==> build 1 <==
==> flow/design.v <==
`timescale 1ns / 1ps
module mux_2x1_rtl(in_0, in_1, select, out);
	input	select;
	input in_0; 
	input in_1;
	output out;
	assign out = (in_0 && ~select) || (in_1 && select);
endmodule
`timescale 1ns / 1ps
module mux_4x1_behavioral(in_0, in_1, in_2, in_3, select, out);
	input in_0;
	input in_1;
	input in_2;
	input in_3;
	input [1:0] select;
	output out;
	reg out;
	always@(select, in_0, in_1, in_2, in_3)
	begin
		case(select)
			2'b00: out = in_0;
			2'b01: out = in_1;
			2'b10: out = in_2;
			2'b11: out = in_3;
		endcase
	end
endmodule
`timescale 1ns / 1ps
module bfa_gl(in_0, in_1, carry_in, result, carry_out);
	input in_0, in_1, carry_in;
	output result, carry_out;
	wire w_xor, w_and_0, w_and_1;
	xor X0(w_xor, in_0, in_1);
	xor X1(result, w_xor, carry_in);
	and A0(w_and_0, w_xor, carry_in);
	and A1(w_and_1, in_0, in_1);
	or O1(carry_out, w_and_0, w_and_1);
endmodule
`timescale 1ns / 1ps
module alu_bitslice(in_a, in_b, in_carry, in_control, out_carry, out_result);
	input in_a, in_b, in_carry;
	input [2:0] in_control;
	wire w_xor_b_c0, w_invert_a, w_and_a_b, w_or_a_b, w_sum, w_2x1;
	output out_result;
	output out_carry;
	xor (w_xor_b_c0, in_b, in_control[0]);
	or  (w_or_a_b, in_a, w_xor_b_c0);
	and (w_and_a_b, in_a, w_xor_b_c0);
	not (w_invert_a, in_a);
	bfa_gl bfa (in_a, w_xor_b_c0, in_carry, w_sum, out_carry);
	mux_2x1_rtl mux_2x1 (w_invert_a, w_xor_b_c0, in_control[0], w_2x1);
	mux_4x1_behavioral mux_4x1 (w_sum, w_or_a_b, w_and_a_b, w_2x1, in_control[2:1], out_result);
endmodule
`timescale 1ns / 1ps
module n_bit_alu(a_in, b_in, control_in, sum_out, carry_out, overflow_out, zero_out);
	parameter n = 8;
	input [7:0] a_in;
	input [7:0] b_in;
	input [2:0] control_in;
	output [7:0] sum_out; 
	output carry_out, overflow_out, zero_out;
	wire [8:0] carry;
	wire is_zero_out;
	and is_zero(is_zero_out, ~sum_out[0], ~sum_out[1], ~sum_out[2], ~sum_out[3], ~sum_out[4], ~sum_out[5], ~sum_out[6], ~sum_out[7]);
	genvar i;
	assign carry_out = carry[n];
	assign overflow_out = carry[n - 1] ^ carry[n];
	assign zero_out = is_zero_out;
	assign carry[0] = control_in[0];
	alu_bitslice adder(a_in[0], b_in[0], carry[0], control_in, carry[1], sum_out[0]); 
	generate 
		for (i = 1; i < n; i = i + 1)
			begin: aluBitGen
				alu_bitslice adder(a_in[i], b_in[i], carry[i], control_in, carry[i+1], sum_out[i]);
			end
	endgenerate
endmodule
`timescale 1ns / 1ps
module acc_cpu(
	input clk,
	input rst,
	output [7:0] imem_addr,
	input [15:0] imem_rdata,
	output reg dmem_req,
	output reg dmem_we,
	output reg [7:0] dmem_addr,
	output [7:0] dmem_wdata,
	input dmem_ack,
	input [7:0] dmem_rdata,
	input [7:0] in_data,
	input in_valid,
	output in_ready,
	output [7:0] out_data,
	output out_valid,
	input out_ready,
	output halted,
	output [7:0] acc,
	output flag_c,
	output flag_z,
	output flag_v
);
parameter S_F0 = 4'd0;    
parameter S_F1 = 4'd1;    
parameter S_DEC = 4'd2;   
parameter S_IND = 4'd3;   
parameter S_MEM = 4'd4;   
parameter S_EX = 4'd5;    
parameter S_ST = 4'd6;    
parameter S_MUL = 4'd7;   
parameter S_DIV = 4'd8;   
parameter S_DIVW = 4'd9;  
parameter S_IN = 4'd10;   
parameter S_OUT = 4'd11;  
parameter S_NX = 4'd12;   
parameter S_HLT = 4'd13;  
reg [3:0] state;
reg [7:0] pc, npc;
reg [15:0] ir;
reg [7:0] ACC;
reg C, Z, V;
reg [7:0] mdata;
reg [7:0] JSRaddrReg;
reg [7:0] InteruptAdrReg;
reg [3:0] HVPIReg;
reg [7:0] MULreg, MULreg2;
reg [7:0] DIVreg;
reg ev_ov, ev_bi, ev_ba;
wire [4:0] op = ir[15:11];
wire [2:0] mode = ir[10:8];
wire [7:0] imm = ir[7:0];
wire is_alu = (op[4:3] == 2'b00);
wire is_ld = (op == 5'b01000);
wire is_st = (op == 5'b01001);
wire is_shl = (op == 5'b01010);
wire is_shr = (op == 5'b01011);
wire is_in = (op == 5'b01100);
wire is_out = (op == 5'b01101);
wire is_hlt = (op == 5'b01110);
wire is_hv = (op == 5'b01111);
wire is_mul = (op == 5'b11000);
wire is_div = (op == 5'b11001);
wire is_br = (op == 5'b11010);
wire is_bz = (op == 5'b11011);
wire is_jsr = (op == 5'b11100);
wire is_rts = (op == 5'b11101);
wire is_rti = (op == 5'b11110);
wire is_bad = (op[4:3] == 2'b10) || (op == 5'b11111);
wire bad_mode = (is_alu || is_ld) && (mode > 3'd2);
reg [7:0] alu_b;
reg [2:0] alu_ctl;
wire [7:0] alu_out;
wire alu_c, alu_v, alu_z;
n_bit_alu ALU(ACC, alu_b, alu_ctl, alu_out, alu_c, alu_v, alu_z);
always @(*) begin
	alu_b = (mode == 3'd0) ? imm : mdata;
	alu_ctl = op[2:0];
	if (state == S_MUL) begin
		alu_b = MULreg2;
		alu_ctl = 3'b000;
	end else if (state == S_DIV) begin
		alu_b = imm;
		alu_ctl = 3'b001;
	end
end
wire ovf_en = (HVPIReg == 4'b0000) || HVPIReg[0];
wire bi_en = (HVPIReg == 4'b0000) || HVPIReg[1];
wire ba_en = (HVPIReg == 4'b0000) || HVPIReg[2];
assign imem_addr = pc;
assign dmem_wdata = ACC;
assign in_ready = (state == S_IN);
assign out_valid = (state == S_OUT);
assign out_data = ACC;
assign halted = (state == S_HLT);
assign acc = ACC;
assign flag_c = C;
assign flag_z = Z;
assign flag_v = V;
always @(posedge clk) begin
	if (rst) begin
		state <= S_F0;
		pc <= 8'd0;
		npc <= 8'd0;
		ir <= 16'd0;
		ACC <= 8'd0;
		C <= 1'b0;
		Z <= 1'b0;
		V <= 1'b0;
		mdata <= 8'd0;
		JSRaddrReg <= 8'd0;
		InteruptAdrReg <= 8'd0;
		HVPIReg <= 4'd0;
		MULreg <= 8'd0;
		MULreg2 <= 8'd0;
		DIVreg <= 8'd0;
		ev_ov <= 1'b0;
		ev_bi <= 1'b0;
		ev_ba <= 1'b0;
		dmem_req <= 1'b0;
		dmem_we <= 1'b0;
		dmem_addr <= 8'd0;
	end else begin
		case (state)
		S_F0: begin
			ev_ov <= 1'b0;
			ev_bi <= 1'b0;
			ev_ba <= 1'b0;
			state <= S_F1;
		end
		S_F1: begin
			ir <= imem_rdata;
			state <= S_DEC;
		end
		S_DEC: begin
			npc <= pc + 8'd1;
			if (bad_mode) begin
				ev_ba <= 1'b1;
				state <= S_NX;
			end else if (is_bad) begin
				ev_bi <= 1'b1;
				state <= S_NX;
			end else if ((is_alu || is_ld) && mode == 3'd1) begin
				dmem_req <= 1'b1;
				dmem_we <= 1'b0;
				dmem_addr <= imm;
				state <= S_MEM;
			end else if ((is_alu || is_ld) && mode == 3'd2) begin
				dmem_req <= 1'b1;
				dmem_we <= 1'b0;
				dmem_addr <= imm;
				state <= S_IND;
			end else if (is_alu || is_ld) begin
				state <= S_EX;
			end else if (is_st) begin
				dmem_req <= 1'b1;
				dmem_we <= 1'b1;
				dmem_addr <= imm;
				state <= S_ST;
			end else if (is_mul) begin
				MULreg <= imm;
				MULreg2 <= ACC;
				state <= S_MUL;
			end else if (is_div) begin
				if (imm == 8'd0) begin
					ACC <= 8'hff;
					state <= S_NX;
				end else begin
					DIVreg <= 8'd0;
					state <= S_DIV;
				end
			end else if (is_in) begin
				state <= S_IN;
			end else if (is_out) begin
				state <= S_OUT;
			end else if (is_hlt) begin
				state <= S_HLT;
			end else begin
				if (is_shl) ACC <= {ACC[6:0], 1'b0};
				if (is_shr) ACC <= {1'b0, ACC[7:1]};
				if (is_hv) HVPIReg <= imm[3:0];
				if (is_br || (is_bz && Z)) npc <= imm;
				if (is_jsr) begin
					JSRaddrReg <= pc + 8'd1;
					npc <= imm;
				end
				if (is_rts) npc <= JSRaddrReg;
				if (is_rti) npc <= InteruptAdrReg;
				state <= S_NX;
			end
		end
		S_IND: begin
			if (dmem_ack) begin
				dmem_req <= 1'b0;
				dmem_addr <= dmem_rdata;
				state <= S_MEM;
			end else if (!dmem_req) begin
				dmem_req <= 1'b1;
			end
		end
		S_MEM: begin
			if (dmem_ack) begin
				dmem_req <= 1'b0;
				mdata <= dmem_rdata;
				state <= S_EX;
			end else begin
				dmem_req <= 1'b1;
			end
		end
		S_EX: begin
			if (is_ld) begin
				ACC <= (mode == 3'd0) ? imm : mdata;
			end else begin
				ACC <= alu_out;
				C <= alu_c;
				Z <= alu_z;
				V <= alu_v;
				ev_ov <= alu_v;
			end
			state <= S_NX;
		end
		S_ST: begin
			if (dmem_ack) begin
				dmem_req <= 1'b0;
				dmem_we <= 1'b0;
				state <= S_NX;
			end
		end
		S_MUL: begin
			ACC <= alu_out;
			MULreg <= MULreg - 8'd1;
			if (MULreg == 8'd2) state <= S_NX;
		end
		S_DIV: begin
			if (alu_c) begin
				ACC <= alu_out;
				DIVreg <= DIVreg + 8'd1;
			end else begin
				state <= S_DIVW;
			end
		end
		S_DIVW: begin
			ACC <= DIVreg;
			state <= S_NX;
		end
		S_IN: begin
			if (in_valid) begin
				ACC <= in_data;
				state <= S_NX;
			end
		end
		S_OUT: begin
			if (out_ready) state <= S_NX;
		end
		S_NX: begin
			if (ev_ov && ovf_en) begin
				InteruptAdrReg <= npc;
				pc <= 8'd100;
			end else if (ev_bi && bi_en) begin
				InteruptAdrReg <= npc;
				pc <= 8'd110;
			end else if (ev_ba && ba_en) begin
				InteruptAdrReg <= npc;
				pc <= 8'd120;
			end else begin
				pc <= npc;
			end
			state <= S_F0;
		end
		S_HLT: begin
		end
		default: state <= S_F0;
		endcase
	end
end
endmodule
==> flow/run.sh <==
#!/bin/bash
# the make line also repeats each setting of config.mk as NAME=value (left out here)
make -C /OpenROAD-flow-scripts/flow DESIGN_CONFIG=/design/flow/config.mk WORK_HOME=/design/flow/orfs CLKGATE_MAP_FILE= finish
==> flow/config.mk <==
export PLATFORM = sky130hd
export DESIGN_NAME = acc_cpu
export DESIGN_NICKNAME = acc_cpu
export VERILOG_FILES = /design/flow/design.v
export SDC_FILE = /design/flow/constraint.sdc
export NUM_CORES = 4
export LEC_CHECK = 0
export ABC_AREA = 1
export CAP_MARGIN = 20
export CORE_MARGIN = 2
export CORE_UTILIZATION = 65
export CTS_CLUSTER_DIAMETER = 363
export CTS_CLUSTER_SIZE = 98
export PLACE_DENSITY = 0.36
export SLEW_MARGIN = 20
==> flow/constraint.sdc <==
create_clock -name core_clock -period 3.32 [get_ports {clk}]
set_input_delay 0.6640 -clock core_clock [delete_from_list [all_inputs] [get_ports {clk}]]
set_output_delay 0.6640 -clock core_clock [all_outputs]
set_load 0.01 [all_outputs]
==> trial 42 (differences from build 1) <==
Settings changed: ABC_AREA 1 to unset, CORE_UTILIZATION 65 to 68, CTS_CLUSTER_DIAMETER 363 to unset, CTS_CLUSTER_SIZE 98 to 40, PLACE_DENSITY 0.36 to unset, SETUP_SLACK_MARGIN set to -0.35.
==> flow/constraint.sdc (replaced) <==
create_clock -name core_clock -period 4.63 [get_ports {clk}]
set_input_delay 0.9260 -clock core_clock [delete_from_list [all_inputs] [get_ports {clk}]]
set_output_delay 0.9260 -clock core_clock [all_outputs]
set_load 0.01 [all_outputs]
==> notes <==
Flip-flop count is the same in trial 42 and build 1. Synthesized cell count: trial 42 is lower than build 1 (13%). Against build 1, the fmax of trial 42 is smaller by 6.4%. Between trial 42 and build 1, the lower worst setup slack is in build 1 (gap 1.0 ns). Between build 1 and trial 42, the lower non-clock buffer count is in trial 42 (gap 48). In build 1 the sequential power is higher than in trial 42, by 41%. Trial 42 finished but failed the layout checks on setup timing. Build 1 ran to the end with violations: setup timing. Of trial 42 and build 1, trial 42 has the higher area after synthesis (gap 3.8%, measured against build 1). Between build 1 and trial 42, the lower final cell count is in trial 42 (gap 19%, measured against trial 42). Of trial 42 and build 1, build 1 has the higher utilization (gap 2.5 points).
Power figures rest on the tool's default switching activity, not on a simulated workload.
